--- design/flow/design.v ---
module alu_top (
    input             clk,
    input      [15:0] a,
    input      [15:0] b,
    input      [2:0]  opcode,
    input             mode,
    output reg [15:0] result,
    output reg        za,
    output reg        zb,
    output reg        eq,
    output reg        gt,
    output reg        lt
);
    reg [15:0] a_q, b_q;
    reg [2:0]  opcode_q;
    reg        mode_q;
    wire [15:0] alu_out;
    wire        za_w, zb_w, eq_w, gt_w, lt_w;
    ALU u_alu (.a(a_q), .b(b_q), .opcode(opcode_q), .mode(mode_q),
               .outALU(alu_out), .za(za_w), .zb(zb_w), .eq(eq_w), .gt(gt_w), .lt(lt_w));
    always @(posedge clk) begin
        a_q      <= a;
        b_q      <= b;
        opcode_q <= opcode;
        mode_q   <= mode;
        result   <= alu_out;
        za       <= za_w;
        zb       <= zb_w;
        eq       <= eq_w;
        gt       <= gt_w;
        lt       <= lt_w;
    end
endmodule

module arith(a,b,opcode,outau);
input [15:0] a;
input [15:0] b;
input [2:0] opcode;
output [15:0] outau;
reg [15:0] outau;
always@(*)
begin
	case(opcode)
	3'b000: outau = a+b;
	3'b001: outau = a * b;
	3'b010: if (a > b) begin
		outau = a - b;
		end
		else begin
		outau = b - a;
		end
	3'b011: if (a > b) begin
		outau = (b == 16'h0000) ? 16'h0000 : a / b;
		end
		else begin
		outau = (a == 16'h0000) ? 16'h0000 : b / a;
		end
	default outau = 16'h0000;
	endcase
end
endmodule
module logic_unit(a,b,opcode,outlu,za,zb,eq,gt,lt);
input [15:0] a;
input [15:0] b;
input [2:0] opcode;
output [15:0] outlu;
output za, zb,eq,gt,lt;
reg [15:0] outlu;
reg za,zb,eq,gt,lt;
always@(*)
begin
	case(opcode)
	3'b000: outlu = (a & b);
	3'b001: outlu = (a | b);
	3'b010: outlu = (~(a | b));
	3'b011: outlu = (~(a & b));
	3'b100: outlu = (~ a);
	3'b101: outlu = (~ b);
	3'b110: outlu = (a ^ b);
	3'b111: outlu = (~(a ^ b));
	endcase
end
always@(*)
begin
	if( a == b) begin
	eq = 1;
	end
	else begin
	eq = 0;
	end
	if ( a > b) begin
	gt = 1;
	end
	else begin
	gt = 0;
	end
	if ( a < b) begin
	lt = 1;
	end
	else begin
	lt = 0;
	end
	if( a == 16'h0000) begin
	za = 1;
	end
	else begin
	za = 0;
	end
	if (b == 16'h0000) begin
	zb = 1;
	end
	else begin
	zb = 0;
	end
end
endmodule
module ALU( a, b, opcode, mode, outALU, za, zb, eq, gt, lt);
input [15:0] a;
input [15:0] b;
input [2:0] opcode;
input mode;
output [15:0] outALU;
output za, zb, eq, gt, lt;
reg [15:0] outALU;
reg za, zb, eq, gt, lt;
wire [15:0] outau;
wire [15:0] outlu;
wire tza, tzb, teq, tgt, tlt;
arith a1 (.a(a), .b(b), .opcode(opcode), .outau(outau));
logic_unit l1 (.a(a), .b(b), .opcode(opcode), .outlu(outlu), .za(tza), .zb(tzb), .eq(teq), .gt(tgt), .lt(tlt));
always@(*)
begin
	if(mode == 0) begin
	outALU = outau;
	end
	else if (mode == 1) begin
	outALU = outlu;
	end
	else begin
	outALU = 16'h0000;
	end
	za = tza;
	zb = tzb;
	eq = teq;
	gt = tgt;
	lt = tlt;
end
endmodule
--- design/flow/run.sh ---
#!/bin/bash
# the make line also repeats each setting of config.mk as NAME=value (left out here)
make -C /OpenROAD-flow-scripts/flow DESIGN_CONFIG=/design/flow/config.mk WORK_HOME=/design/flow/orfs CLKGATE_MAP_FILE= finish
--- design/flow/config.mk ---
export PLATFORM = sky130hd
export DESIGN_NAME = alu_top
export DESIGN_NICKNAME = alu_top
export VERILOG_FILES = /design/flow/design.v
export SDC_FILE = /design/flow/constraint.sdc
export NUM_CORES = 4
export LEC_CHECK = 0
export CAP_MARGIN = 20
export CELL_PAD_IN_SITES_GLOBAL_PLACEMENT = 1
export CORE_ASPECT_RATIO = 0.84
export CORE_MARGIN = 2
export CORE_UTILIZATION = 21
export HOLD_SLACK_MARGIN = 0.21
export SLEW_MARGIN = 20
export TNS_END_PERCENT = 70
--- design/flow/constraint.sdc ---
create_clock -name core_clock -period 45.0 [get_ports {clk}]
set_input_delay 9.0000 -clock core_clock [delete_from_list [all_inputs] [get_ports {clk}]]
set_output_delay 9.0000 -clock core_clock [all_outputs]
set_load 0.01 [all_outputs]
==> results of run 1 <==
-- layout make-up --
type | instances | area [um^2] | share of cell area
Clock buffer | 11 | 242.7 | 0.01331
Clock inverter | 5 | 55.05 | 0.003019
Inverter | 202 | 760.7 | 0.04172
Multi-Input combinational cell | 1809 | 13900 | 0.7623
Sequential cell | 57 | 1142 | 0.06265
Tap cell | 997 | 1247 | 0.06841
Timing Repair Buffer | 99 | 885.9 | 0.04858
-- metal layers --
layer | routed length (um) | share of wire | up-vias
met5 | 27 | 0.00037 | -
met4 | 1797 | 0.024 | 4
met3 | 5206 | 0.071 | 76
met2 | 30670 | 0.42 | 639
met1 | 35830 | 0.49 | 8160
li1 | - | - | 7648
-- per-stage QoR --
step / worst slack [ns] / utilization
floorplan: 14.49 / -
global placement: 7.341 / 0.2342
detailed placement: 6.973 / 0.2342
CTS: 6.800 / 0.2381
global route: 4.036 / 0.2381
finish: 6.581 / 0.2381
==> qor.txt, run 1 <==
Min-Delay Endpoint = result[2]
Cell Area, Synth = 16220 um^2
clock group power = 74.3 uW
Max-slew headroom = 0.1882
CTS resizes = 0
Pwr top = combinational logic
top cells by count, synth = ha_1 (248), nand2_1 (229), nor2_1 (202), inv_1 (195), a21oi_1 (167)
EDFF count, synth = 0
antenna-violating nets left = 0
initial antenna violation count = 2
Post-DP Area = 17930 um^2
worst flop-to-flop path startpoint = b_q[2]
clock skew = 0.01704 ns
Worst Max-Slew Pin Slew = 1.216 ns
comb area leader = adder cells
max_cap viols = 0
number of global-route vias before repair = 16182
Setup violations, final = 0
Critical Path Start = b_q[2]
R2R cell count = 136
RR Endpoint = result[0]
via count = 16527
CP arrival = 38.67 ns
IO buf count = 57
Worst Setup EP = result[0]
First-pass DRT Iterations = 6
hold_sp = mode_q
most frequent cell after synthesis = ha_1
Ant. Diodes = 0
main area contributors = ha_1 (19%), fa_1 (10%), dfxtp_1 (7.0%)
met1 usage = 0.2706
hold buffers post-CTS = 0
stage-log warning count = 74
hold-critical path depth = 2
combinational power = 682 uW
met2 Use GR = 0.2743
GRT busiest layer = met2
Top-area cell share = 0.1913
NetSw = 458.2 uW
placed instance count = 3164
met3 GRT Util = 0.02592
XOR Share, Synth = 0.07777
clock buffer count from CTS = 9
Yosys reg bits = 57
Top FF cell, synth = dfxtp_1
CP startpoint kind = register
Comb pwr share = 0.835
Vias/cell = 5.197
Layout area overhead = 12.43%
power density over the cells = 44.78 nW/um^2
gr ovfl total = 0
Reg power frac = 0.074
CP Capture Type = register
Layout Cell Area excl Fill = 18230 um^2
DRC = 0
CP delay by family, top = AND-OR/OR-AND gates
Synth cell types = 94
Pins Over Slew Limit = 0
die height = 258.7 um
Post-CTS Setup Inserts = 0
Sw Share = 0.5611
CP max-delay cell = dfxtp_1
most used cell, CP = ha_1
Critical Path RT = 45.25 ns
Leak = 0.008012 uW
fmax = 26.03 MHz
Routed WL = 73530 um
# rows = 93
setup TNS = 0 ns
RePlAce Congestion = 0.9433
sequential power = 60.3 uW
Filler Cell Count = 8450
DR iter-0 viols = 1635
Synth Warn # = 4
layout net count = 2546
clock latency at the later pin of the worst-skew pair = 0.37 ns
worst ir drop on vdd = 51.67 uV
register area share after synthesis = 0.07036
Post-Layout Cell Count = 3180
chip width = 307.2 um
post-DP HPWL = 57100 um
Syn Inst Count = 2167
Synth Area in Adders = 0.2938
flop-to-flop setup slack = 6.58 ns
status = complete, no violations
Chip Area = 79480 um^2
Basic Gates by Area = 0.1872
Stages on worst setup path = 136
hold slack = 0.7809 ns
CTS tree = built
Clock power frac = 0.091
Clock Tree Root = clkbuf_16
async set-reset flop share out of synthesis = 0
Mux cell area share = 0.05910
internal power = 358.4 uW
IO Pins = 58
final hold violation count = 0
AO/OA Area Share = 0.2377
CTS clock-pin slew for the worst setup and hold paths = 0.07 ns
CTS max path bufs = 2
CP Max Fanout = 30
largest net degree at the start of global routing = 69
Worst Setup Path Type = register to register
RSZ-0062 raised after global routing = no
ys cells = 2167
fin crit share = 0.8538
fp_density = 0.2118
Clock Sink Count = 57
core area = 76570 um^2
All-Layer GR Usage = 0.1823
crit-path max cell delay = 1.13 ns
Wirelength per Cell = 23.12 um
Post-Syn Nets = 2535
Synth area leader = ha_1
H-tree depth = 3
Buf/Inv on CP = 9
Yosys chip area = 16220 um^2
global-route wire length before repair = 109200 um
hold crit path type = register to register
min cycle time layout = 38.42 ns
Mean Syn Cell Area = 7.484 um^2
Design Power = 816.5 uW
==> inputs of run 2 (changes only) <==
ABC_AREA = 1   (was not set)
CORE_ASPECT_RATIO = 0.5   (was 0.84)
CORE_UTILIZATION = 59   (was 21)
CTS_CLUSTER_DIAMETER = 281   (was not set)
CTS_CLUSTER_SIZE = 98   (was not set)
GPL_ROUTABILITY_DRIVEN = 0   (was not set)
HOLD_SLACK_MARGIN = not set   (was 0.21)
PLACE_DENSITY = 0.35   (was not set)
TNS_END_PERCENT = 15   (was 70)
==> run 2 against run 1 <==
  * Clock skew shrank 0.0052 ns
  * Fmax up 2.5%
  * First-iteration DRC count is 19% lower
  * Critical path type unchanged
  * Largest cell class unchanged
==> qor.txt, run 2 <==
DR iter-0 viols = 1331 (-19%)
register area share after synthesis = 0.07299 (+0.002630)
Synth cell types = 69 (-27%)
Mean Syn Cell Area = 6.809 um^2 (-9.0%)
Layout Cell Area excl Fill = 16690 um^2 (-8.4%)
die height = 119.1 um (-54%)
Worst Setup Path Type = register to register
hold buffers post-CTS = 0 (unchanged)
Synth Warn # = 4 (unchanged)
Stages on worst setup path = 242 (+78%)
Reg power frac = 0.100 (+0.026)
Wirelength per Cell = 18.44 um (-20%)
clock buffer count from CTS = 9 (unchanged)
R2R cell count = 242 (+78%)
core area = 26220 um^2 (-66%)
CP Max Fanout = 68 (+130%)
Sw Share = 0.5287 (-0.03243)
CP arrival = 37.69 ns (-0.98 ns)
Basic Gates by Area = 0.2667 (+0.07950)
top cells by count, synth = nand2_1 (495), inv_1 (398), ha_1 (248), nor2_1 (119), o21ai_0 (107)
Mux cell area share = 0.0006403 (-0.05846)
Worst Setup EP = result[0]
Top-area cell share = 0.1985 (+0.007151)
power density over the cells = 37.22 nW/um^2 (-17%)
Gate Area = 12500 um^2 (-10%)
async set-reset flop share out of synthesis = 0 (unchanged)
hold slack = 0.7382 ns (-0.04274 ns)
initial antenna violation count = 0 (-2)
Pins Over Slew Limit = 0 (unchanged)
flop-to-flop setup slack = 7.51 ns (+0.93 ns)
AO/OA Area Share = 0.1739 (-0.06379)
hold crit path type = register to register
worst ir drop on vdd = 29.40 uV (-43%)
Clock Sink Count = 57 (unchanged)
Worst Max-Slew Pin Slew = 1.157 ns (-0.05874 ns)
CP startpoint kind = register
DRC = 0 (unchanged)
Clock Tree Root = clkbuf_16
post-DP HPWL = 38130 um (-33%)
RSZ-0062 raised after global routing = no
H-tree depth = 3 (unchanged)
gr ovfl total = 0 (unchanged)
final hold violation count = 0 (unchanged)
stage-log warning count = 76 (+2.7%)
Comb pwr share = 0.788 (-0.047)
main area contributors = ha_1 (20%), nand2_1 (12%), fa_1 (11%)
Post-DP Area = 16410 um^2 (-8.5%)
Leak = 0.009118 uW (+14%)
via count = 15137 (-8.4%)
chip width = 234.2 um (-24%)
fmax = 26.67 MHz (+2.5%)
fp_density = 0.5962 (+0.3844)
CTS clock-pin slew for the worst setup and hold paths = 0.05 ns (-0.02 ns)
number of global-route vias before repair = 14568 (-10%)
clock latency at the later pin of the worst-skew pair = 0.35 ns (-0.02 ns)
fin crit share = 0.8331 (-0.02063)
most frequent cell after synthesis = nand2_1
Min-Delay Endpoint = result[0]
IO buf count = 57 (unchanged)
CP max-delay cell = dfxtp_1
EDFF count, synth = 0 (unchanged)
clock skew = 0.01179 ns (-0.005249 ns)
internal power = 292.9 uW (-18%)
Layout area overhead = 6.787%
CTS max path bufs = 2 (unchanged)
Syn Inst Count = 2296 (+6.0%)
IO Pins = 58 (unchanged)
CTS resizes = 0 (unchanged)
setup TNS = 0 ns (unchanged)
Post-CTS Setup Inserts = 0 (unchanged)
clock group power = 69.4 uW (-6.6%)
Clock power frac = 0.112 (+0.021)
Critical Path RT = 45.20 ns (-0.05 ns)
Post-Syn Nets = 2664 (+5.1%)
worst flop-to-flop path startpoint = a_q[2]
# rows = 42 (-55%)
Yosys chip area = 15630 um^2 (-3.6%)
antenna-violating nets left = 0 (unchanged)
CP Capture Type = register
Filler Cell Count = 2542 (-70%)
NetSw = 328.5 uW (-28%)
min cycle time layout = 37.49 ns (-0.9281 ns)
ys cells = 2296 (+6.0%)
combinational power = 490 uW (-28%)
Ant. Diodes = 0 (unchanged)
Top FF cell, synth = dfxtp_1
First-pass DRT Iterations = 5 (-1)
Buf/Inv on CP = 33 (+24)
Yosys reg bits = 57 (unchanged)
Design Power = 621.4 uW (-24%)
Setup violations, final = 0 (unchanged)
hold-critical path depth = 3 (+1)
Routed WL = 49180 um (-33%)
layout net count = 2680 (+5.3%)
Synth Area in Adders = 0.3048 (+0.01098)
status = complete, no violations
Vias/cell = 5.676 (+9.2%)
crit-path max cell delay = 0.83 ns (-0.30 ns)
most used cell, CP = nand2_1
sequential power = 62.1 uW (+3%)
comb area leader = adder cells
RR Endpoint = result[0]
Cell Area, Synth = 15630 um^2 (-3.6%)
register area = 1141 um^2 (-0.11%)
Chip Area = 27900 um^2 (-65%)
global-route wire length before repair = 76950 um (-30%)
Synth area leader = ha_1
largest net degree at the start of global routing = 69 (unchanged)
All-Layer GR Usage = 0.3577 (+0.1755)
Max-slew headroom = 0.2226 (+0.03433)
XOR Share, Synth = 0.05322 (-0.02454)
hold_sp = opcode_q[0]
Critical Path Start = a_q[2]
CP delay by family, top = AND-OR/OR-AND gates
Pwr top = combinational logic
CTS tree = built
max_cap viols = 0 (unchanged)
[run 2: routing by layer]
metal | GRT usage | vias up | share of wire
li1 | - | 7437 | -
met1 | 0.4930 | 6990 | 0.45
met2 | 0.5601 | 614 | 0.43
met3 | 0.07591 | 96 | 0.097
met4 | 0.1072 | 0 | 0.026
met5 | 0 | - | 0
[run 2: layout make-up]
cell class                      instances  area share
Timing Repair Buffer                   81     0.04497
Inverter                              419     0.09428
Sequential cell                        57     0.06835
Tap cell                              352     0.02638
Clock inverter                          4    0.002698
Clock buffer                           10     0.01431
Multi-Input combinational cell       1744      0.7490
[run 2: stage by stage]
stage,utilization,worst slack (ns),std cells
floorplan,-,14.18,2296
global placement,0.6258,9.100,2653
detailed placement,0.6258,8.082,2653
CTS,0.6367,7.877,2667
global route,0.6367,3.386,2667
finish,0.6367,7.509,2667
==> inputs of run 3 (changes only) <==
ABC_AREA = not set   (was 1)
CELL_PAD_IN_SITES_GLOBAL_PLACEMENT = not set   (was 1)
CORE_ASPECT_RATIO = not set   (was 0.5)
CORE_UTILIZATION = 68   (was 59)
CTS_CLUSTER_DIAMETER = 57   (was 281)
CTS_CLUSTER_SIZE = not set   (was 98)
GPL_ROUTABILITY_DRIVEN = not set   (was 0)
PLACE_DENSITY = not set   (was 0.35)
TNS_END_PERCENT = not set   (was 15)
clock period = 24.0 ns   (was 45.0 ns; I/O delays follow)
==> run 3 against run 2 <==
  * The run now fails in clock tree synthesis (4_1_cts)
  * Die size down 10%
  * Synthesized cell count down 5.6%
  * Area after synthesis up 3.7%
==> qor.txt, run 3 <==
register area share after synthesis = 0.07036 (-0.002630)
chip width = 158.4 um (-32%)
Synth cell types = 94 (+36%)
comb area leader = adder cells
Mean Syn Cell Area = 7.484 um^2 (+9.9%)
placed instance count = 2943 (+11%)
Synth Warn # = 4 (unchanged)
Yosys reg bits = 57 (unchanged)
Yosys chip area = 16220 um^2 (+3.7%)
Basic Gates by Area = 0.1872 (-0.07950)
die height = 158.4 um (+33%)
Mux cell area share = 0.05910 (+0.05846)
status = aborted with a tool error
Cell Area, Synth = 16220 um^2 (+3.7%)
# rows = 56 (+33%)
AO/OA Area Share = 0.2377 (+0.06379)
top cells by count, synth = ha_1 (248), nand2_1 (229), nor2_1 (202), inv_1 (195), a21oi_1 (167)
XOR Share, Synth = 0.07777 (+0.02454)
Top FF cell, synth = dfxtp_1
main area contributors = ha_1 (19%), fa_1 (10%), dfxtp_1 (7.0%)
IO Pins = 58 (unchanged)
async set-reset flop share out of synthesis = 0 (unchanged)
RePlAce Congestion = 1.234
post-DP HPWL = 55820 um (+46%)
Fail Step = clock tree synthesis (4_1_cts)
fp_density = 0.6909 (+0.09475)
core area = 23470 um^2 (-10%)
Log Error = [ERROR DPL-0033] detailed placement checks failed during check placement.
ys cells = 2167 (-5.6%)
Synth area leader = ha_1
Post-Syn Nets = 2535 (-4.8%)
EDFF count, synth = 0 (unchanged)
most frequent cell after synthesis = ha_1
Chip Area = 25100 um^2 (-10%)
IO buf count = 57 (unchanged)
Synth Area in Adders = 0.2938 (-0.01098)
Syn Inst Count = 2167 (-5.6%)
Top-area cell share = 0.1913 (-0.007151)
[run 3: metrics by stage]
step / setup TNS, ns / area, um^2 / setup slack [ns] / power (uW)
floorplan: -3.226 / 17210 / -2.189 / 1021
detailed placement: -7.563 / 21230 / -3.749 / 1605
global placement: -3.180 / 21220 / -1.876 / 1513
==> inputs of run 4 (changes only) <==
ABC_AREA = 1   (was not set)
CAP_MARGIN = 0   (was 20)
CORE_ASPECT_RATIO = 0.92   (was not set)
CORE_UTILIZATION = 72   (was 68)
CTS_CLUSTER_DIAMETER = 133   (was 57)
CTS_CLUSTER_SIZE = 51   (was not set)
PLACE_DENSITY_LB_ADDON = 0.06   (was not set)
clock period = 10.1 ns   (was 24.0 ns; I/O delays follow)
==> run 4 against run 3 <==
  * The flow again stops in clock tree synthesis (4_1_cts)
  * Die size fell by 8.7%
  * Synthesized cell count rose by 6.0%
  * Area after synthesis fell by 3.6%
==> qor.txt, run 4 <==
most frequent cell after synthesis = nand2_1
AO/OA Area Share = 0.1739 (-0.06379)
status = aborted with a tool error
Log Error = [ERROR DPL-0038] Utilization greater than 100%, impossible to legalize
RePlAce Congestion = 1.170 (-5.2%)
post-DP HPWL = 57100 um (+2.3%)
Syn Inst Count = 2296 (+6.0%)
Top-area cell share = 0.1985 (+0.007151)
# rows = 51 (-8.9%)
Cell Area, Synth = 15630 um^2 (-3.6%)
Synth area leader = ha_1
Basic Gates by Area = 0.2667 (+0.07950)
top cells by count, synth = nand2_1 (495), inv_1 (398), ha_1 (248), nor2_1 (119), o21ai_0 (107)
Yosys chip area = 15630 um^2 (-3.6%)
XOR Share, Synth = 0.05322 (-0.02454)
Mux cell area share = 0.0006403 (-0.05846)
Synth Area in Adders = 0.3048 (+0.01098)
Synth cell types = 69 (-27%)
chip width = 157.6 um (-0.51%)
Chip Area = 22910 um^2 (-8.7%)
Yosys reg bits = 57 (unchanged)
IO buf count = 57 (unchanged)
async set-reset flop share out of synthesis = 0 (unchanged)
main area contributors = ha_1 (20%), nand2_1 (12%), fa_1 (11%)
Mean Syn Cell Area = 6.809 um^2 (-9.0%)
IO Pins = 58 (unchanged)
Post-Syn Nets = 2664 (+5.1%)
comb area leader = adder cells
die height = 145.3 um (-8.3%)
Synth Warn # = 4 (unchanged)
EDFF count, synth = 0 (unchanged)
Fail Step = clock tree synthesis (4_1_cts)
fp_density = 0.7357 (+0.04480)
core area = 21250 um^2 (-9.5%)
ys cells = 2296 (+6.0%)
register area share after synthesis = 0.07299 (+0.002630)
Top FF cell, synth = dfxtp_1
[run 4: metrics by stage]
step	instances	setup TNS [ns]	area (um^2)	setup WS, ns	hold slack, ns
after floorplan	2296	-93.87	16200	-19.09	0.5081
after global placement	3075	-87.43	20410	-17.88	0.6759
after detailed placement	3075	-113.90	20410	-22.11	0.7208
==> inputs of run 5 (changes only) <==
ABC_AREA = not set   (was 1)
CAP_MARGIN = 20   (was 0)
CORE_ASPECT_RATIO = not set   (was 0.92)
CORE_UTILIZATION = 68   (was 72)
CTS_CLUSTER_DIAMETER = 26   (was 133)
CTS_CLUSTER_SIZE = not set   (was 51)
PLACE_DENSITY_LB_ADDON = not set   (was 0.06)
SETUP_SLACK_MARGIN = 4.64   (was not set)
TNS_END_PERCENT = 5   (was not set)
clock period = 28.4 ns   (was 10.1 ns; I/O delays follow)
==> run 5 against run 4 <==
  * The run fails in global routing (5_1_grt)
  * Area after synthesis increased by 3.7%
  * Synthesized cell count is 5.6% lower
  * Die size grew 9.6%
==> qor.txt, run 5 <==
gr ovfl total = 119
Synth Area in Adders = 0.2938 (-0.01098)
Post-DP Area = 18370 um^2 (-10%)
fp_density = 0.6909 (-0.04480)
Log Error = [ERROR GRT-0232] Routing congestion too high. Check the congestion heatmap in the GUI.
Clock Tree Root = clkbuf_16
comb area leader = adder cells
IO buf count = 57 (unchanged)
Top FF cell, synth = dfxtp_1
Chip Area = 25100 um^2 (+9.6%)
main area contributors = ha_1 (19%), fa_1 (10%), dfxtp_1 (7.0%)
EDFF count, synth = 0 (unchanged)
IO Pins = 58 (unchanged)
H-tree depth = 3
Synth Warn # = 4 (unchanged)
post-DP HPWL = 48400 um (-15%)
Synth area leader = ha_1
Clock Sink Count = 57
AO/OA Area Share = 0.2377 (+0.06379)
async set-reset flop share out of synthesis = 0 (unchanged)
Syn Inst Count = 2167 (-5.6%)
XOR Share, Synth = 0.07777 (+0.02454)
top cells by count, synth = ha_1 (248), nand2_1 (229), nor2_1 (202), inv_1 (195), a21oi_1 (167)
Synth cell types = 94 (+36%)
Mux cell area share = 0.05910 (+0.05846)
# rows = 56 (+9.8%)
chip width = 158.4 um (+0.51%)
status = aborted with a tool error
core area = 23470 um^2 (+10%)
clock buffer count from CTS = 9
Top-area cell share = 0.1913 (-0.007151)
register area share after synthesis = 0.07036 (-0.002630)
Post-Syn Nets = 2535 (-4.8%)
ys cells = 2167 (-5.6%)
Fail Step = global routing (5_1_grt)
RePlAce Congestion = 1.119 (-4.3%)
Yosys chip area = 16220 um^2 (+3.7%)
most frequent cell after synthesis = ha_1
All-Layer GR Usage = 0.7750
Cell Area, Synth = 16220 um^2 (+3.7%)
Basic Gates by Area = 0.1872 (-0.07950)
pre-CTS setup slack = -0.6407 ns (+21.47 ns)
Yosys reg bits = 57 (unchanged)
CTS max path bufs = 2
Mean Syn Cell Area = 7.484 um^2 (+9.9%)
die height = 158.4 um (+9.0%)
-- run 5: through the flow --
| stage | hold slack (ns) | setup TNS [ns] | total power, uW | instances |
|---|---|---|---|---|
| 2_1_floorplan | 0.5559 | 0 | 862.2 | 2167 |
| 3_3_place_gp | 0.7614 | 0 | 1135 | 2565 |
| 3_5_place_dp | 0.7878 | -0.6407 | 1169 | 2565 |
| 4_1_cts | 0.7933 | 0 | 1414 | 2723 |
-- run 5: metal layers --
metal / overflow / track usage
met2: 58 / 0.9217
met5: 0 / 0.2754
met4: 55 / 0.7632
met1: 2 / 0.7875
met3: 4 / 0.6350
-- run 5: what timing repair did --
item | in CTS
resized | 153
gates cloned | 3
buffers inserted | 139
hold buffers | 0
pin swaps | 109
setup endpoints to repair | 3
endpoints found under the hold margin | 0
==> inputs of run 6 (changes only) <==
CORE_UTILIZATION = 72   (was 68)
CTS_CLUSTER_DIAMETER = not set   (was 26)
CTS_CLUSTER_SIZE = 51   (was not set)
PLACE_DENSITY_LB_ADDON = 0.0   (was not set)
SETUP_SLACK_MARGIN = not set   (was 4.64)
TNS_END_PERCENT = not set   (was 5)
clock period = 10.9 ns   (was 28.4 ns; I/O delays follow)
==> run 6 against run 5 <==
  * The run fails in clock tree synthesis (4_1_cts)
  * Die size down 5.4%
  * Area after synthesis unchanged
  * Synthesized cell count unchanged
==> qor.txt, run 6 <==
status = aborted with a tool error
Fail Step = clock tree synthesis (4_1_cts)
Log Error = [ERROR DPL-0038] Utilization greater than 100%, impossible to legalize
Synth Warn # = 4 (unchanged)
die height = 154.1 um (-2.7%)
fp_density = 0.7386 (+0.04764)
Synth area leader = ha_1
Synth Area in Adders = 0.2938 (unchanged)
chip width = 154.1 um (-2.7%)
Syn Inst Count = 2167 (unchanged)
Yosys chip area = 16220 um^2 (unchanged)
Top-area cell share = 0.1913 (unchanged)
core area = 21960 um^2 (-6.4%)
async set-reset flop share out of synthesis = 0 (unchanged)
Synth cell types = 94 (unchanged)
IO Pins = 58 (unchanged)
Post-Syn Nets = 2535 (unchanged)
AO/OA Area Share = 0.2377 (unchanged)
Basic Gates by Area = 0.1872 (unchanged)
ys cells = 2167 (unchanged)
Mux cell area share = 0.05910 (unchanged)
Chip Area = 23740 um^2 (-5.4%)
RePlAce Congestion = 1.262 (+13%)
Yosys reg bits = 57 (unchanged)
register area share after synthesis = 0.07036 (unchanged)
post-DP HPWL = 66550 um (+38%)
most frequent cell after synthesis = ha_1
Top FF cell, synth = dfxtp_1
comb area leader = adder cells
EDFF count, synth = 0 (unchanged)
Cell Area, Synth = 16220 um^2 (unchanged)
XOR Share, Synth = 0.07777 (unchanged)
IO buf count = 57 (unchanged)
# rows = 54 (-3.6%)
Post-DP Area = 21410 um^2 (+17%)
Mean Syn Cell Area = 7.484 um^2 (unchanged)
top cells by count, synth = ha_1 (248), nand2_1 (229), nor2_1 (202), inv_1 (195), a21oi_1 (167)
main area contributors = ha_1 (19%), fa_1 (10%), dfxtp_1 (7.0%)
-- run 6: metrics by stage --
| step | hold WS [ns] | setup WS [ns] | cells | utilization |
|---|---|---|---|---|
| detailed placement | 0.8401 | -17.76 | 2933 | 0.9752 |
| floorplan | 0.5559 | -15.28 | 2167 | - |
| global placement | 0.7932 | -14.91 | 2933 | 0.9752 |
==> inputs of run 7 (changes only) <==
ABC_AREA = 1   (was not set)
CELL_PAD_IN_SITES_DETAIL_PLACEMENT = 1   (was not set)
CELL_PAD_IN_SITES_GLOBAL_PLACEMENT = 1   (was not set)
CORE_UTILIZATION = 40   (was 72)
CTS_CLUSTER_DIAMETER = 190   (was not set)
CTS_CLUSTER_SIZE = 98   (was 51)
GPL_ROUTABILITY_DRIVEN = 0   (was not set)
PLACE_DENSITY_LB_ADDON = 0.29   (was 0.0)
SETUP_SLACK_MARGIN = 5.0   (was not set)
TNS_END_PERCENT = 90   (was not set)
clock period = 45.0 ns   (was 10.9 ns; I/O delays follow)
==> run 7 against run 6 <==
  * The run now finishes clean
  * Synthesized cell count grew 6.0%
  * Die size rose by 71%
  * Area after synthesis shrank 3.6%
==> qor.txt, run 7 <==
Setup violations, final = 0
Post-DP Area = 16660 um^2 (-22%)
hold crit path type = register to register
crit-path max cell delay = 0.57 ns
clock latency at the later pin of the worst-skew pair = 0.36 ns
CP startpoint kind = register
clock skew = 0.01636 ns
Sw Share = 0.5379
global-route wire length before repair = 92730 um
setup TNS = 0 ns
register area = 1149 um^2
worst flop-to-flop path startpoint = a_q[13]
Ant. Diodes = 0
H-tree depth = 3
number of global-route vias before repair = 16776
IO buf count = 57 (unchanged)
die height = 201.7 um (+31%)
CTS max path bufs = 2
Leak = 0.009181 uW
Mean Syn Cell Area = 6.809 um^2 (-9.0%)
largest net degree at the start of global routing = 69
most frequent cell after synthesis = nand2_1
fp_density = 0.4045 (-0.3340)
Routed WL = 59860 um
Synth Area in Adders = 0.3048 (+0.01098)
Min-Delay Endpoint = result[0]
Pwr top = combinational logic
Basic Gates by Area = 0.2667 (+0.07950)
Worst Setup Path Type = register to register
CTS clock-pin slew for the worst setup and hold paths = 0.07 ns
final hold violation count = 0
placed instance count = 2824 (-3.7%)
core area = 38650 um^2 (+76%)
combinational power = 516 uW
async set-reset flop share out of synthesis = 0 (unchanged)
initial antenna violation count = 1
EDFF count, synth = 0 (unchanged)
post-DP HPWL = 46740 um (-30%)
via count = 15840
Gate Area = 12550 um^2
IO Pins = 58 (unchanged)
CTS tree = built
status = complete, no violations
Chip Area = 40680 um^2 (+71%)
AO/OA Area Share = 0.1739 (-0.06379)
Core Util, Final = 0.4420
Yosys chip area = 15630 um^2 (-3.6%)
DR iter-0 viols = 903
internal power = 303.4 uW
Worst Setup EP = result[0]
CP max-delay cell = dfxtp_1
Clock Sink Count = 57
Critical Path Start = a_q[13]
Synth area leader = ha_1
clock buffer count from CTS = 9
First-pass DRT Iterations = 6
hold-critical path depth = 3
Top FF cell, synth = dfxtp_1
Buf/Inv on CP = 37
Top-area cell share = 0.1985 (+0.007151)
NetSw = 353.1 uW
CP arrival = 36.46 ns
main area contributors = ha_1 (20%), nand2_1 (12%), fa_1 (11%)
comb area leader = adder cells
Layout Cell Area excl Fill = 17080 um^2
Stages on worst setup path = 242
hold_sp = opcode_q[0]
Clock Tree Root = clkbuf_16
gr ovfl total = 0
Pins Over Slew Limit = 0
Synth Warn # = 4 (unchanged)
CP Capture Type = register
Mux cell area share = 0.0006403 (-0.05846)
stage-log warning count = 74
worst ir drop on vdd = 34.86 uV
# rows = 72 (+33%)
Wirelength per Cell = 21.02 um
CP Max Fanout = 34
power density over the cells = 38.42 nW/um^2
register area share after synthesis = 0.07299 (+0.002630)
Layout area overhead = 9.276%
most used cell, CP = nand2_1
Syn Inst Count = 2296 (+6.0%)
DRC = 0
Design Power = 656.4 uW
sequential power = 60.5 uW
top cells by count, synth = nand2_1 (495), inv_1 (398), ha_1 (248), nor2_1 (119), o21ai_0 (107)
RR Endpoint = result[0]
antenna-violating nets left = 0
Post-Layout Cell Count = 2847
Filler Cell Count = 4971
XOR Share, Synth = 0.05322 (-0.02454)
max_cap viols = 0
flop-to-flop setup slack = 8.76 ns
Yosys reg bits = 57 (unchanged)
RSZ-0062 raised after global routing = no
clock group power = 79.7 uW
ys cells = 2296 (+6.0%)
Reg power frac = 0.092
Post-Syn Nets = 2664 (+5.1%)
Cell Area, Synth = 15630 um^2 (-3.6%)
Comb pwr share = 0.786
R2R cell count = 242
Worst Max-Slew Pin Slew = 1.041 ns
chip width = 201.7 um (+31%)
Vias/cell = 5.564
fin crit share = 0.8052
Max-slew headroom = 0.3039
Synth cell types = 69 (-27%)
Critical Path RT = 45.22 ns
Clock power frac = 0.121
CP delay by family, top = AND-OR/OR-AND gates
min cycle time layout = 36.24 ns
fmax = 27.60 MHz
All-Layer GR Usage = 0.2933
layout net count = 2692
[run 7: through the flow]
step	worst slack, ns	hold slack [ns]
after floorplan	14.18	0.5153
after global placement	8.297	0.7208
after detailed placement	6.386	0.7457
after CTS	6.295	0.7252
after global routing	5.017	0.7781
final	8.764	0.7537
[run 7: timing repair]
action	4_1_cts	5_1_grt
setup buffers	0	4
endpoints found under the setup margin	0	2
resized	0	16
hold buffers	0	0
[run 7: layout make-up]
class,instances,share of cell area
Timing Repair Buffer,90,0.04790
Multi-Input combinational cell,1746,0.7348
Clock inverter,6,0.005273
Sequential cell,57,0.06723
Timing Repair inverter,1,0.0002930
Inverter,419,0.09257
Tap cell,518,0.03794
Clock buffer,10,0.01399
[run 7: routing by layer]
layer | track usage | share of wire
met3 | 0.03661 | 0.064
met1 | 0.3667 | 0.42
met2 | 0.5078 | 0.47
met4 | 0.1242 | 0.044
met5 | 0 | 0
==> inputs of run 8 (changes only) <==
ABC_AREA = not set   (was 1)
CAP_MARGIN = 5   (was 20)
CORE_ASPECT_RATIO = 0.84   (was not set)
CORE_UTILIZATION = 21   (was 40)
CTS_CLUSTER_DIAMETER = not set   (was 190)
CTS_CLUSTER_SIZE = not set   (was 98)
GPL_ROUTABILITY_DRIVEN = not set   (was 0)
MAX_ROUTING_LAYER = met5   (was not set)
MIN_ROUTING_LAYER = met2   (was not set)
PLACE_DENSITY_LB_ADDON = not set   (was 0.29)
SLEW_MARGIN = 30   (was 20)
TNS_END_PERCENT = 70   (was 90)
==> run 8 against run 7 <==
  * Die size is 95% higher
  * Area after synthesis rose by 3.7%
  * Clock skew shrank 0.0037 ns
==> qor.txt, run 8 <==
RePlAce Congestion = 1.064
most frequent cell after synthesis = ha_1
most used cell, CP = ha_1
Design Power = 941.7 uW (+43%)
Pins Over Slew Limit = 0 (unchanged)
CP Max Fanout = 29 (-15%)
crit-path max cell delay = 0.66 ns (+0.09 ns)
Cell Area, Synth = 16220 um^2 (+3.7%)
async set-reset flop share out of synthesis = 0 (unchanged)
RSZ-0062 raised after global routing = no
CP delay by family, top = AND-OR/OR-AND gates
RR Endpoint = result[0]
Post-Syn Nets = 2535 (-4.8%)
number of global-route vias before repair = 27018 (+61%)
initial antenna violation count = 3 (+2)
antenna-violating nets left = 0 (unchanged)
register area share after synthesis = 0.07036 (-0.002630)
Yosys reg bits = 57 (unchanged)
Sw Share = 0.5856 (+0.04775)
Buf/Inv on CP = 11 (-70%)
fp_density = 0.2118 (-0.1927)
chip width = 307.2 um (+52%)
stage-log warning count = 74 (unchanged)
Setup violations, final = 0 (unchanged)
hold crit path type = register to register
Routed WL = 88610 um (+48%)
Basic Gates by Area = 0.1872 (-0.07950)
Top-area cell share = 0.1913 (-0.007151)
hold-critical path depth = 2 (-1)
EDFF count, synth = 0 (unchanged)
placed instance count = 3180 (+13%)
Worst Setup Path Type = register to register
worst flop-to-flop path startpoint = a_q[0]
# rows = 93 (+29%)
clock group power = 83.5 uW (+4.8%)
flop-to-flop setup slack = 7.51 ns (-1.25 ns)
met2 Use GR = 0.3520 (-0.1558)
Clock power frac = 0.089 (-0.032)
Mux cell area share = 0.05910 (+0.05846)
min cycle time layout = 37.49 ns (+1.255 ns)
global-route wire length before repair = 126400 um (+36%)
max_cap viols = 0 (unchanged)
pre-CTS setup slack = 7.198 ns (+0.8116 ns)
Pwr top = combinational logic
worst ir drop on vdd = 65.75 uV (+89%)
CP max-delay cell = o31ai_1
clock buffer count from CTS = 9 (unchanged)
gr ovfl total = 0 (unchanged)
final worst slack = 7.510 ns (-1.255 ns)
Wirelength per Cell = 27.54 um (+31%)
via count = 23652 (+49%)
clock latency at the later pin of the worst-skew pair = 0.39 ns (+0.03 ns)
DRC = 0 (unchanged)
Syn Inst Count = 2167 (-5.6%)
Layout area overhead = 14.58%
Synth cell types = 94 (+36%)
setup TNS = 0 ns (unchanged)
Reg power frac = 0.063 (-0.029)
All-Layer GR Usage = 0.3333 (+0.03990)
comb area leader = adder cells
final hold violation count = 0 (unchanged)
combinational power = 799 uW (+55%)
main area contributors = ha_1 (19%), fa_1 (10%), dfxtp_1 (7.0%)
Clock Sink Count = 57 (unchanged)
Top FF cell, synth = dfxtp_1
Post-Layout Cell Count = 3218 (+13%)
ys cells = 2167 (-5.6%)
IO Pins = 58 (unchanged)
Yosys chip area = 16220 um^2 (+3.7%)
Clock Tree Root = clkbuf_16
Max-slew headroom = 0.1506 (-0.1533)
largest net degree at the start of global routing = 43 (-38%)
IO buf count = 57 (unchanged)
First-pass DRT Iterations = 10 (+4)
sequential power = 59.1 uW (-2%)
R2R cell count = 142 (-41%)
Stages on worst setup path = 142 (-41%)
CTS clock-pin slew for the worst setup and hold paths = 0.07 ns (about the same)
top cells by count, synth = ha_1 (248), nand2_1 (229), nor2_1 (202), inv_1 (195), a21oi_1 (167)
Worst Setup EP = result[0]
AO/OA Area Share = 0.2377 (+0.06379)
Synth Warn # = 4 (unchanged)
XOR Share, Synth = 0.07777 (+0.02454)
CP Capture Type = register
fmax = 26.67 MHz (-3.3%)
CTS tree = built
power density over the cells = 50.68 nW/um^2 (+32%)
Critical Path RT = 45.27 ns (+0.05 ns)
Worst Max-Slew Pin Slew = 1.274 ns (+0.2329 ns)
internal power = 390.2 uW (+29%)
Synth Area in Adders = 0.2938 (-0.01098)
core area = 76570 um^2 (+98%)
Comb pwr share = 0.849 (+0.063)
post-DP HPWL = 67010 um (+43%)
CP arrival = 37.76 ns (+1.30 ns)
die height = 258.7 um (+28%)
Synth area leader = ha_1
status = complete, no violations
Leak = 0.008151 uW (-11%)
CP startpoint kind = register
DR iter-0 viols = 4078 (+350%)
Critical Path Start = a_q[0]
met1 usage = 0 (-0.3667)
GRT busiest layer = met3
CTS max path bufs = 2 (unchanged)
Mean Syn Cell Area = 7.484 um^2 (+9.9%)
clock skew = 0.01268 ns (-0.003689 ns)
Vias/cell = 7.350 (+32%)
hold_sp = mode_q
layout net count = 2569 (-4.6%)
NetSw = 551.5 uW (+56%)
Chip Area = 79480 um^2 (+95%)
fin crit share = 0.8331 (+0.02788)
Min-Delay Endpoint = result[2]
met3 GRT Util = 0.4798 (+0.4432)
H-tree depth = 3 (unchanged)
run 8: timing repair:
item,CTS,global route
setup endpoints to repair,0,2
gates resized,0,12
hold buffers,0,0
buffers inserted,0,5
run 8: area by class of cell:
cell class | count | area (um^2)
multi-input combinational | 1809 | 13980
sequential | 57 | 1146
fill | 9199 | 57980
inverter | 202 | 772.0
clock inverter | 4 | 76.32
clock buffer | 11 | 252.7
antenna | 16 | 40.04
tap | 997 | 1247
timing repair buffer | 122 | 1066
run 8: routing by layer:
metal | part of all wire | wire, um | vias to the layer above
met5 | 0.027 | 2362 | -
met4 | 0.078 | 6947 | 76
met3 | 0.45 | 40250 | 755
met2 | 0.44 | 39050 | 7360
met1 | 0 | 0 | 7816
li1 | - | - | 7645
run 8: through the flow:
step                      utilization  hold WS, ns  area, um^2
after global placement         0.2360       0.8035       18070
after global routing           0.2424       0.8544       18560
after CTS                      0.2404       0.8134       18410
after floorplan                     -       0.5648       16220
after detailed placement       0.2362       0.7989       18080
final                          0.2427       0.8451       18580
==> inputs of run 9 (changes only) <==
ABC_AREA = 1   (was not set)
CAP_MARGIN = 15   (was 5)
CELL_PAD_IN_SITES_DETAIL_PLACEMENT = 2   (was 1)
CELL_PAD_IN_SITES_GLOBAL_PLACEMENT = 3   (was 1)
CORE_ASPECT_RATIO = 1.69   (was 0.84)
CORE_UTILIZATION = 40   (was 21)
CTS_CLUSTER_SIZE = 66   (was not set)
GPL_ROUTABILITY_DRIVEN = 0   (was not set)
GPL_TIMING_DRIVEN = 0   (was not set)
HOLD_SLACK_MARGIN = -0.02   (was not set)
MAX_ROUTING_LAYER = not set   (was met5)
MIN_ROUTING_LAYER = not set   (was met2)
SETUP_SLACK_MARGIN = not set   (was 5.0)
SLEW_MARGIN = 10   (was 30)
TNS_END_PERCENT = 95   (was 70)
==> run 9 against run 8 <==
  * Register-to-register slack got worse by 2.4 ns
  * Sequential share of layout area rose by 0.49 points
  * First-iteration DRC count fell by 85%
  * Final cell count fell by 11%
  * Sequential power rose by 3.9%
  * Flip-flop count did not move
  * Clock skew barely moved
  * Count of clock-buffer cells in the layout rose by 1
  * Worst hold slack got worse by 0.093 ns
  * Area after synthesis fell by 3.6%
  * Core utilization rose by 20 points
  * Setup slack got worse by 2.4 ns
  * Critical path type unchanged
  * Critical endpoint unchanged
  * Highest routed layer is now met4
==> qor.txt, run 9 <==
comb area leader = adder cells
Mean Syn Cell Area = 6.809 um^2 (-9.0%)
R2R cell count = 256 (+80%)
RR Endpoint = result[0]
CTS max path bufs = 2 (unchanged)
Worst Max-Slew Pin Slew = 1.222 ns (-0.05186 ns)
core area = 38690 um^2 (-49%)
CP Max Fanout = 15 (-48%)
Gate Area = 12510 um^2 (-11%)
RSZ-0062 raised after global routing = no
First-pass DRT Iterations = 5 (-5)
Pins Over Slew Limit = 0 (unchanged)
Yosys reg bits = 57 (unchanged)
ys cells = 2296 (+6.0%)
most frequent cell after synthesis = nand2_1
power density over the cells = 39.56 nW/um^2 (-22%)
antenna-violating nets left = 0 (unchanged)
DRC = 0 (unchanged)
Routed WL = 70450 um (-20%)
post-DP HPWL = 59560 um (-11%)
Worst Setup EP = result[0]
Worst Setup Path Type = register to register
Basic Gates by Area = 0.2667 (+0.07950)
clock latency at the later pin of the worst-skew pair = 0.36 ns (-0.03 ns)
DR iter-0 viols = 594 (-85%)
CP arrival = 40.09 ns (+2.33 ns)
Yosys chip area = 15630 um^2 (-3.6%)
hold-critical path depth = 3 (+1)
AO/OA Area Share = 0.1739 (-0.06379)
Top FF cell, synth = dfxtp_1
number of global-route vias before repair = 19030 (-30%)
internal power = 304.9 uW (-22%)
async set-reset flop share out of synthesis = 0 (unchanged)
setup TNS = 0 ns (unchanged)
CTS tree = built
CP Capture Type = register
via count = 16423 (-31%)
stage-log warning count = 77 (+4.1%)
top cells by count, synth = nand2_1 (495), inv_1 (398), ha_1 (248), nor2_1 (119), o21ai_0 (107)
IO buf count = 57 (unchanged)
Leak = 0.009203 uW (+13%)
IO Pins = 58 (unchanged)
Mux cell area share = 0.0006403 (-0.05846)
Pwr top = combinational logic
Layout Cell Area excl Fill = 17140 um^2 (-7.8%)
layout net count = 2733 (+6.4%)
Buf/Inv on CP = 42 (+31)
Design Power = 677.9 uW (-28%)
most used cell, CP = nand2_1
sequential power = 61.4 uW (+3.9%)
Critical Path Start = b_q[8]
min cycle time layout = 39.88 ns (+2.386 ns)
hold_sp = mode_q
gr ovfl total = 0 (unchanged)
clock group power = 74.7 uW (-11%)
Setup violations, final = 0 (unchanged)
Clock Tree Root = clkbuf_16
Stages on worst setup path = 256 (+80%)
combinational power = 542 uW (-32%)
CTS resizes = 0 (unchanged)
CP delay by family, top = AND-OR/OR-AND gates
final hold violation count = 0 (unchanged)
clock skew = 0.01284 ns (+0.0001661 ns)
global-route wire length before repair = 106300 um (-16%)
Synth area leader = ha_1
status = complete, no violations
Layout area overhead = 9.604%
Reg power frac = 0.091 (+0.028)
die height = 261.0 um (+0.89%)
Max-slew headroom = 0.1832 (+0.03260)
max_cap viols = 0 (unchanged)
Synth cell types = 69 (-27%)
Critical Path RT = 45.21 ns (-0.06 ns)
CTS clock-pin slew for the worst setup and hold paths = 0.06 ns (about the same)
fmax = 25.08 MHz (-6.0%)
initial antenna violation count = 0 (-3)
Ant. Diodes = 0 (-16)
Chip Area = 40740 um^2 (-49%)
crit-path max cell delay = 0.74 ns (+0.08 ns)
Clock Sink Count = 57 (unchanged)
worst ir drop on vdd = 29.14 uV (-56%)
register area = 1141 um^2 (-0.44%)
All-Layer GR Usage = 0.3484 (+0.01519)
flop-to-flop setup slack = 5.12 ns (-2.39 ns)
Synth Warn # = 4 (unchanged)
Min-Delay Endpoint = result[4]
H-tree depth = 3 (unchanged)
Clock power frac = 0.110 (+0.021)
Comb pwr share = 0.799 (-0.050)
Sw Share = 0.5502 (-0.03540)
main area contributors = ha_1 (20%), nand2_1 (12%), fa_1 (11%)
worst flop-to-flop path startpoint = b_q[8]
Post-DP Area = 16830 um^2 (-6.9%)
EDFF count, synth = 0 (unchanged)
fin crit share = 0.8861 (+0.05302)
hold crit path type = register to register
Wirelength per Cell = 24.72 um (-10%)
largest net degree at the start of global routing = 18 (-58%)
clock buffer count from CTS = 9 (unchanged)
NetSw = 373.0 uW (-32%)
CP startpoint kind = register
Filler Cell Count = 4813 (-48%)
Post-Syn Nets = 2664 (+5.1%)
fp_density = 0.4040 (+0.1922)
Synth Area in Adders = 0.3048 (+0.01098)
XOR Share, Synth = 0.05322 (-0.02454)
register area share after synthesis = 0.07299 (+0.002630)
Top-area cell share = 0.1985 (+0.007151)
Post-Layout Cell Count = 2850 (-11%)
Cell Area, Synth = 15630 um^2 (-3.6%)
chip width = 156.1 um (-49%)
Vias/cell = 5.762 (-22%)
# rows = 94 (+1.1%)
hold buffers post-CTS = 0 (unchanged)
placed instance count = 2834 (-11%)
Syn Inst Count = 2296 (+6.0%)
Post-CTS Setup Inserts = 0 (unchanged)
CP max-delay cell = inv_1
[run 9: per-stage QoR]
step	hold WS, ns	setup slack [ns]	utilization
CTS	0.7571	5.109	0.4428
detailed placement	0.7303	5.209	0.4349
global route	0.8161	1.369	0.4428
global placement	0.7281	7.506	0.4343
finish	0.7520	5.124	0.4428
floorplan	0.5153	14.18	-
[run 9: metal layers]
layer / track usage / share of wire / routed length [um] / vias to the layer above
met3: 0.03111 / 0.023 / 1638 / 302
met4: 0.2946 / 0.098 / 6910 / 0
met1: 0.2918 / 0.31 / 22180 / 8183
met2: 0.7141 / 0.56 / 39720 / 418
met5: 0 / 0 / 0 / -
li1: - / - / - / 7520
[run 9: area by class of cell]
type,count,share of cell area
sequential,57,0.06659
multi-input combinational,1744,0.7300
inverter,419,0.09186
clock buffer,12,0.01497
clock inverter,4,0.002994
timing repair buffer,58,0.03373
tap,480,0.03505
buffer,76,0.02475
==> inputs of run 10 (changes only) <==
ABC_AREA = not set   (was 1)
CAP_MARGIN = 20   (was 15)
CELL_PAD_IN_SITES_DETAIL_PLACEMENT = not set   (was 2)
CELL_PAD_IN_SITES_GLOBAL_PLACEMENT = not set   (was 3)
CORE_ASPECT_RATIO = not set   (was 1.69)
CORE_UTILIZATION = 53   (was 40)
CTS_CLUSTER_SIZE = not set   (was 66)
GPL_ROUTABILITY_DRIVEN = not set   (was 0)
GPL_TIMING_DRIVEN = not set   (was 0)
HOLD_SLACK_MARGIN = not set   (was -0.02)
SLEW_MARGIN = 20   (was 10)
TNS_END_PERCENT = not set   (was 95)
clock period = 29.1 ns   (was 45.0 ns; I/O delays follow)
==> run 10 against run 9 <==
  * Sequential share of layout area fell by 0.90 points
  * Sequential power grew 46%
  * Via count increased by 8.2%
  * Cell area rose by 16%
  * Power up 98%
  * Clock skew is 0.0042 ns lower
  * Critical path type unchanged
  * Critical endpoint unchanged
  * Largest power group unchanged
  * Highest routed layer is now met5
==> qor.txt, run 10 <==
main area contributors = ha_1 (19%), fa_1 (10%), dfxtp_1 (7.0%)
combinational power = 1140 uW (+110%)
power density over the cells = 67.83 nW/um^2 (+71%)
hold crit path type = register to register
Vias/cell = 6.455 (+12%)
comb area leader = adder cells
CP startpoint kind = register
Buf/Inv on CP = 12 (-71%)
antenna-violating nets left = 0 (unchanged)
H-tree depth = 3 (unchanged)
Mean Syn Cell Area = 7.484 um^2 (+9.9%)
hold buffers post-CTS = 0 (unchanged)
status = complete, no violations
Top-area cell share = 0.1913 (-0.007151)
clock group power = 121 uW (+62%)
async set-reset flop share out of synthesis = 0 (unchanged)
final worst slack = 0.8058 ns (-4.318 ns)
max_cap viols = 0 (unchanged)
clock latency at the later pin of the worst-skew pair = 0.36 ns (about the same)
Worst Max-Slew Pin Slew = 1.429 ns (+0.2069 ns)
Worst Setup EP = result[0]
Yosys reg bits = 57 (unchanged)
Leak = 0.008974 uW (-2.5%)
final hold violation count = 0 (unchanged)
core area = 30350 um^2 (-22%)
Core Util, Final = 0.6535 (+0.2107)
CP Max Fanout = 9 (-6)
Sw Share = 0.5319 (-0.01828)
pre-CTS setup slack = -1.342 ns (-6.551 ns)
ys cells = 2167 (-5.6%)
Synth Area in Adders = 0.2938 (-0.01098)
chip width = 178.9 um (+15%)
# rows = 64 (-32%)
NetSw = 715.7 uW (+92%)
crit-path max cell delay = 0.44 ns (-0.30 ns)
setup TNS = 0 ns (unchanged)
Max-slew headroom = 0.04728 (-0.1359)
Top FF cell, synth = dfxtp_1
Ant. Diodes = 0 (unchanged)
Pins Over Slew Limit = 0 (unchanged)
min cycle time layout = 28.29 ns (-11.58 ns)
Syn Inst Count = 2167 (-5.6%)
largest net degree at the start of global routing = 69 (+51)
Layout area overhead = 22.30%
All-Layer GR Usage = 0.4135 (+0.06507)
post-DP HPWL = 51190 um (-14%)
Critical Path Start = a_q[14]
Min-Delay Endpoint = zb
DRC = 0 (unchanged)
Basic Gates by Area = 0.1872 (-0.07950)
CTS max path bufs = 2 (unchanged)
Stages on worst setup path = 144 (-44%)
RR Endpoint = result[0]
CTS tree = built
XOR Share, Synth = 0.07777 (+0.02454)
IO buf count = 57 (unchanged)
CTS clock-pin slew for the worst setup and hold paths = 0.06 ns (about the same)
Comb pwr share = 0.844 (+0.045)
number of global-route vias before repair = 16755 (-12%)
Synth Warn # = 4 (unchanged)
gr ovfl total = 0 (unchanged)
stage-log warning count = 75 (-2.6%)
die height = 178.9 um (-31%)
CP arrival = 28.54 ns (-11.55 ns)
RePlAce Congestion = 1.032
CP max-delay cell = a2111oi_4
Clock Tree Root = clkbuf_16
flop-to-flop setup slack = 0.81 ns (-4.32 ns)
R2R cell count = 144 (-44%)
Synth cell types = 94 (+36%)
hold-critical path depth = 3 (unchanged)
fin crit share = 0.9723 (+0.08617)
First-pass DRT Iterations = 6 (+1)
register area share after synthesis = 0.07036 (-0.002630)
most frequent cell after synthesis = ha_1
Post-Syn Nets = 2535 (-4.8%)
AO/OA Area Share = 0.2377 (+0.06379)
Setup violations, final = 0 (unchanged)
IO Pins = 58 (unchanged)
Worst Setup Path Type = register to register
CP delay by family, top = AND-OR/OR-AND gates
global-route wire length before repair = 98800 um (-7.0%)
Routed WL = 68260 um (-3.1%)
CP Capture Type = register
via count = 17771 (+8.2%)
Reg power frac = 0.067 (-0.024)
Filler Cell Count = 2732 (-43%)
Wirelength per Cell = 24.79 um (+0.30%)
EDFF count, synth = 0 (unchanged)
most used cell, CP = ha_1
worst ir drop on vdd = 193.9 uV (+570%)
placed instance count = 2676 (-5.6%)
Clock power frac = 0.090 (-0.020)
DR iter-0 viols = 1938 (+230%)
Post-Layout Cell Count = 2753 (-3.4%)
fmax = 35.34 MHz (+41%)
internal power = 629.7 uW (+110%)
Yosys chip area = 16220 um^2 (+3.7%)
sequential power = 89.7 uW (+46%)
clock buffer count from CTS = 9 (unchanged)
Chip Area = 32020 um^2 (-21%)
Pwr top = combinational logic
Synth area leader = ha_1
fp_density = 0.5344 (+0.1304)
layout net count = 2720 (-0.48%)
initial antenna violation count = 1 (+1)
clock skew = 0.008654 ns (-0.004187 ns)
Clock Sink Count = 57 (unchanged)
Cell Area, Synth = 16220 um^2 (+3.7%)
hold_sp = b_q[9]
Critical Path RT = 29.34 ns (-15.87 ns)
Mux cell area share = 0.05910 (+0.05846)
worst flop-to-flop path startpoint = a_q[14]
top cells by count, synth = ha_1 (248), nand2_1 (229), nor2_1 (202), inv_1 (195), a21oi_1 (167)
==> run 10: timing repair <==
| item | CTS | global route |
|---|---|---|
| setup endpoints to repair | 2 | 2 |
| pin swaps | 7 | 83 |
| resized | 30 | 149 |
| setup buffers | 9 | 48 |
| gates cloned | 2 | 2 |
==> run 10: routing by layer <==
layer	share of wire	GRT usage
met5	0.00015	0
met4	0.052	0.1843
met3	0.11	0.1016
met2	0.43	0.6216
met1	0.41	0.5581
==> run 10: stage by stage <==
step	hold WS (ns)	cell area (um^2)	total power [uW]
after floorplan	0.5658	16280	799.4
after global placement	0.6813	18060	1090
after detailed placement	0.6853	18060	1099
after CTS	0.7141	18580	1245
after global routing	0.7332	19830	1443
final	0.7342	19830	1345
==> run 10: final cells by class <==
type                       count  area, um^2  area share
tap                          396       495.5     0.02498
clock buffer                  12       246.5     0.01243
timing repair buffer         269        2212      0.1115
sequential                    57        1142     0.05760
multi-input combinational   1813       14890      0.7506
clock inverter                 4       76.32    0.003848
inverter                     202       773.2     0.03899
==> inputs of run 11 (changes only) <==
CORE_UTILIZATION = 40   (was 53)
SETUP_SLACK_MARGIN = 4.14   (was not set)
clock period = 37.1 ns   (was 29.1 ns; I/O delays follow)
==> run 11 against run 10 <==
  * Non-clock buffer count decreased by 139
  * Final cell count fell by 0.36%
  * Sequential power is 17% lower
  * Worst hold slack better by 0.077 ns
  * Register-to-register slack gained 5.0 ns
  * Largest cell class unchanged
  * Largest power group unchanged
  * Highest routed layer unchanged
==> qor.txt, run 11 <==
ys cells = 2167 (unchanged)
gr ovfl total = 0 (unchanged)
Top FF cell, synth = dfxtp_1
chip width = 205.4 um (+15%)
fmax = 31.96 MHz (-9.6%)
die height = 205.4 um (+15%)
Chip Area = 42170 um^2 (+32%)
Critical Path Start = a_q[10]
Sw Share = 0.5412 (+0.009250)
Wirelength per Cell = 23.97 um (-3.3%)
IO buf count = 57 (unchanged)
largest net degree at the start of global routing = 43 (-38%)
First-pass DRT Iterations = 6 (unchanged)
Reg power frac = 0.077 (+0.010)
All-Layer GR Usage = 0.3083 (-0.1052)
Worst Max-Slew Pin Slew = 1.247 ns (-0.1819 ns)
Buf/Inv on CP = 8 (-4)
Pwr top = combinational logic
most used cell, CP = ha_1
power density over the cells = 52.46 nW/um^2 (-23%)
internal power = 444.0 uW (-29%)
status = complete, no violations
Critical Path RT = 37.35 ns (+8.01 ns)
Clock Sink Count = 57 (unchanged)
Ant. Diodes = 0 (unchanged)
Stages on worst setup path = 137 (-4.9%)
combinational power = 812 uW (-29%)
Mean Syn Cell Area = 7.484 um^2 (unchanged)
Layout area overhead = 13.74%
Min-Delay Endpoint = result[7]
Synth area leader = ha_1
crit-path max cell delay = 0.45 ns (about the same)
CTS max path bufs = 2 (unchanged)
RR Endpoint = result[0]
Mux cell area share = 0.05910 (unchanged)
clock group power = 81.4 uW (-33%)
min cycle time layout = 31.29 ns (+2.998 ns)
Setup violations, final = 0 (unchanged)
EDFF count, synth = 0 (unchanged)
NetSw = 523.7 uW (-27%)
Synth cell types = 94 (unchanged)
clock latency at the later pin of the worst-skew pair = 0.37 ns (about the same)
Gate Area = 14350 um^2 (-3.6%)
initial antenna violation count = 0 (-1)
max_cap viols = 0 (unchanged)
final hold violation count = 0 (unchanged)
CP Max Fanout = 32 (+23)
Syn Inst Count = 2167 (unchanged)
hold buffers post-CTS = 0 (unchanged)
Vias/cell = 6.170 (-4.4%)
comb area leader = adder cells
global-route wire length before repair = 98360 um (-0.45%)
Max-slew headroom = 0.1686 (+0.1213)
Comb pwr share = 0.839 (-0.005)
Routed WL = 65750 um (-3.7%)
CTS clock-pin slew for the worst setup and hold paths = 0.06 ns (about the same)
Worst Setup Path Type = register to register
DRC = 0 (unchanged)
# rows = 73 (+14%)
Clock power frac = 0.084 (-0.006)
H-tree depth = 3 (unchanged)
register area = 1179 um^2 (+3.2%)
core area = 39910 um^2 (+32%)
fin crit share = 0.8435 (-0.1288)
hold_sp = opcode_q[2]
RePlAce Congestion = 1.011 (-2.0%)
hold slack = 0.8109 ns (+0.07678 ns)
Post-Syn Nets = 2535 (unchanged)
XOR Share, Synth = 0.07777 (unchanged)
AO/OA Area Share = 0.2377 (unchanged)
CTS tree = built
CP Capture Type = register
most frequent cell after synthesis = ha_1
hold crit path type = register to register
worst flop-to-flop path startpoint = a_q[10]
Synth Area in Adders = 0.2938 (unchanged)
fp_density = 0.4063 (-0.1281)
main area contributors = ha_1 (19%), fa_1 (10%), dfxtp_1 (7.0%)
Clock Tree Root = clkbuf_16
stage-log warning count = 74 (-1.3%)
sequential power = 74.6 uW (-17%)
CP startpoint kind = register
antenna-violating nets left = 0 (unchanged)
async set-reset flop share out of synthesis = 0 (unchanged)
Yosys reg bits = 57 (unchanged)
Synth Warn # = 4 (unchanged)
Top-area cell share = 0.1913 (unchanged)
Filler Cell Count = 3985 (+46%)
Yosys chip area = 16220 um^2 (unchanged)
IO Pins = 58 (unchanged)
Basic Gates by Area = 0.1872 (unchanged)
CP delay by family, top = AND-OR/OR-AND gates
Worst Setup EP = result[0]
post-DP HPWL = 50150 um (-2.0%)
setup TNS = 0 ns (unchanged)
Cell Area, Synth = 16220 um^2 (unchanged)
Post-DP Area = 17270 um^2 (-4.4%)
DR iter-0 viols = 1885 (-2.7%)
top cells by count, synth = ha_1 (248), nand2_1 (229), nor2_1 (202), inv_1 (195), a21oi_1 (167)
hold-critical path depth = 2 (-1)
Layout Cell Area excl Fill = 18450 um^2 (-7.0%)
via count = 16923 (-4.8%)
Pins Over Slew Limit = 0 (unchanged)
clock skew = 0.01025 ns (+0.001594 ns)
number of global-route vias before repair = 16344 (-2.5%)
CP max-delay cell = a2111oi_2
clock buffer count from CTS = 9 (unchanged)
worst ir drop on vdd = 76.84 uV (-60%)
R2R cell count = 137 (-4.9%)
CP arrival = 31.54 ns (+3.00 ns)
RSZ-0062 raised after global routing = no
layout net count = 2581 (-5.1%)
register area share after synthesis = 0.07036 (unchanged)
Leak = 0.008192 uW (-8.7%)
flop-to-flop setup slack = 5.81 ns (+5.00 ns)
[run 11: timing repair]
item	4_1_cts	5_1_grt
pin swaps	5	11
setup endpoints to repair	2	2
gates cloned	1	4
resized	45	92
setup buffers	11	28
[run 11: stage by stage]
stage               power [uW]  utilization  instances  setup WS [ns]
floorplan                624.1            -       2167          6.595
global placement         833.1       0.4327       2683          2.483
detailed placement       839.2       0.4327       2683          1.770
CTS                      936.8       0.4454       2711          4.239
global route              1041       0.4621       2743          3.993
finish                   967.7       0.4621       2743          5.807
[run 11: metal layers]
layer / share of wire / vias to the layer above / global-route usage
met1: 0.43 / 8051 / 0.4221
li1: - / 7752 / -
met4: 0.054 / 2 / 0.1529
met5: 0.00049 / - / 0
met3: 0.098 / 189 / 0.06383
met2: 0.42 / 929 / 0.4575
[run 11: cell type report]
cell class              instances  share of cell area
well taps                     525             0.03561
inverters                     202             0.04443
flip-flops and latches         57             0.06389
clock buffers                  11             0.01370
multi-input cells            1813              0.7778
repair buffers                130             0.06295
clock inverters                 5            0.001628
==> inputs of run 12 (changes only) <==
CAP_MARGIN = 0   (was 20)
CELL_PAD_IN_SITES_DETAIL_PLACEMENT = 0   (was not set)
CORE_UTILIZATION = 69   (was 40)
CTS_CLUSTER_DIAMETER = 56   (was not set)
MAX_ROUTING_LAYER = met4   (was not set)
MIN_ROUTING_LAYER = met1   (was not set)
SETUP_SLACK_MARGIN = -0.24   (was 4.14)
clock period = 24.3 ns   (was 37.1 ns; I/O delays follow)
==> run 12 against run 11 <==
  * The flow now stops in clock tree synthesis (4_1_cts)
  * Area after synthesis unchanged
  * Die size down 41%
  * Synthesized cell count unchanged
==> qor.txt, run 12 <==
Syn Inst Count = 2167 (unchanged)
RePlAce Congestion = 1.247 (+23%)
chip width = 157.3 um (-23%)
async set-reset flop share out of synthesis = 0 (unchanged)
fp_density = 0.6972 (+0.2909)
XOR Share, Synth = 0.07777 (unchanged)
Post-DP Area = 21300 um^2 (+23%)
AO/OA Area Share = 0.2377 (unchanged)
Log Error = [ERROR DPL-0033] detailed placement checks failed during check placement.
Synth cell types = 94 (unchanged)
IO buf count = 57 (unchanged)
comb area leader = adder cells
Fail Step = clock tree synthesis (4_1_cts)
status = aborted with a tool error
Post-Syn Nets = 2535 (unchanged)
main area contributors = ha_1 (19%), fa_1 (10%), dfxtp_1 (7.0%)
die height = 157.3 um (-23%)
post-DP HPWL = 57310 um (+14%)
core area = 23260 um^2 (-42%)
register area share after synthesis = 0.07036 (unchanged)
Top FF cell, synth = dfxtp_1
Yosys reg bits = 57 (unchanged)
Synth area leader = ha_1
ys cells = 2167 (unchanged)
Top-area cell share = 0.1913 (unchanged)
most frequent cell after synthesis = ha_1
Yosys chip area = 16220 um^2 (unchanged)
EDFF count, synth = 0 (unchanged)
Synth Warn # = 4 (unchanged)
# rows = 56 (-23%)
top cells by count, synth = ha_1 (248), nand2_1 (229), nor2_1 (202), inv_1 (195), a21oi_1 (167)
Mux cell area share = 0.05910 (unchanged)
Cell Area, Synth = 16220 um^2 (unchanged)
Chip Area = 24750 um^2 (-41%)
Synth Area in Adders = 0.2938 (unchanged)
pre-CTS setup slack = -3.090 ns (-4.860 ns)
Basic Gates by Area = 0.1872 (unchanged)
IO Pins = 58 (unchanged)
Mean Syn Cell Area = 7.484 um^2 (unchanged)
[run 12: metrics by stage]
step,util,setup TNS (ns),std cells,hold slack [ns],power [uW]
floorplan,-,-2.626,2167,0.5559,1009
global placement,0.9158,-2.412,2954,0.7285,1493
detailed placement,0.9158,-5.644,2954,0.7426,1582
No activity file was given, so power comes from the tool's default toggle rates.
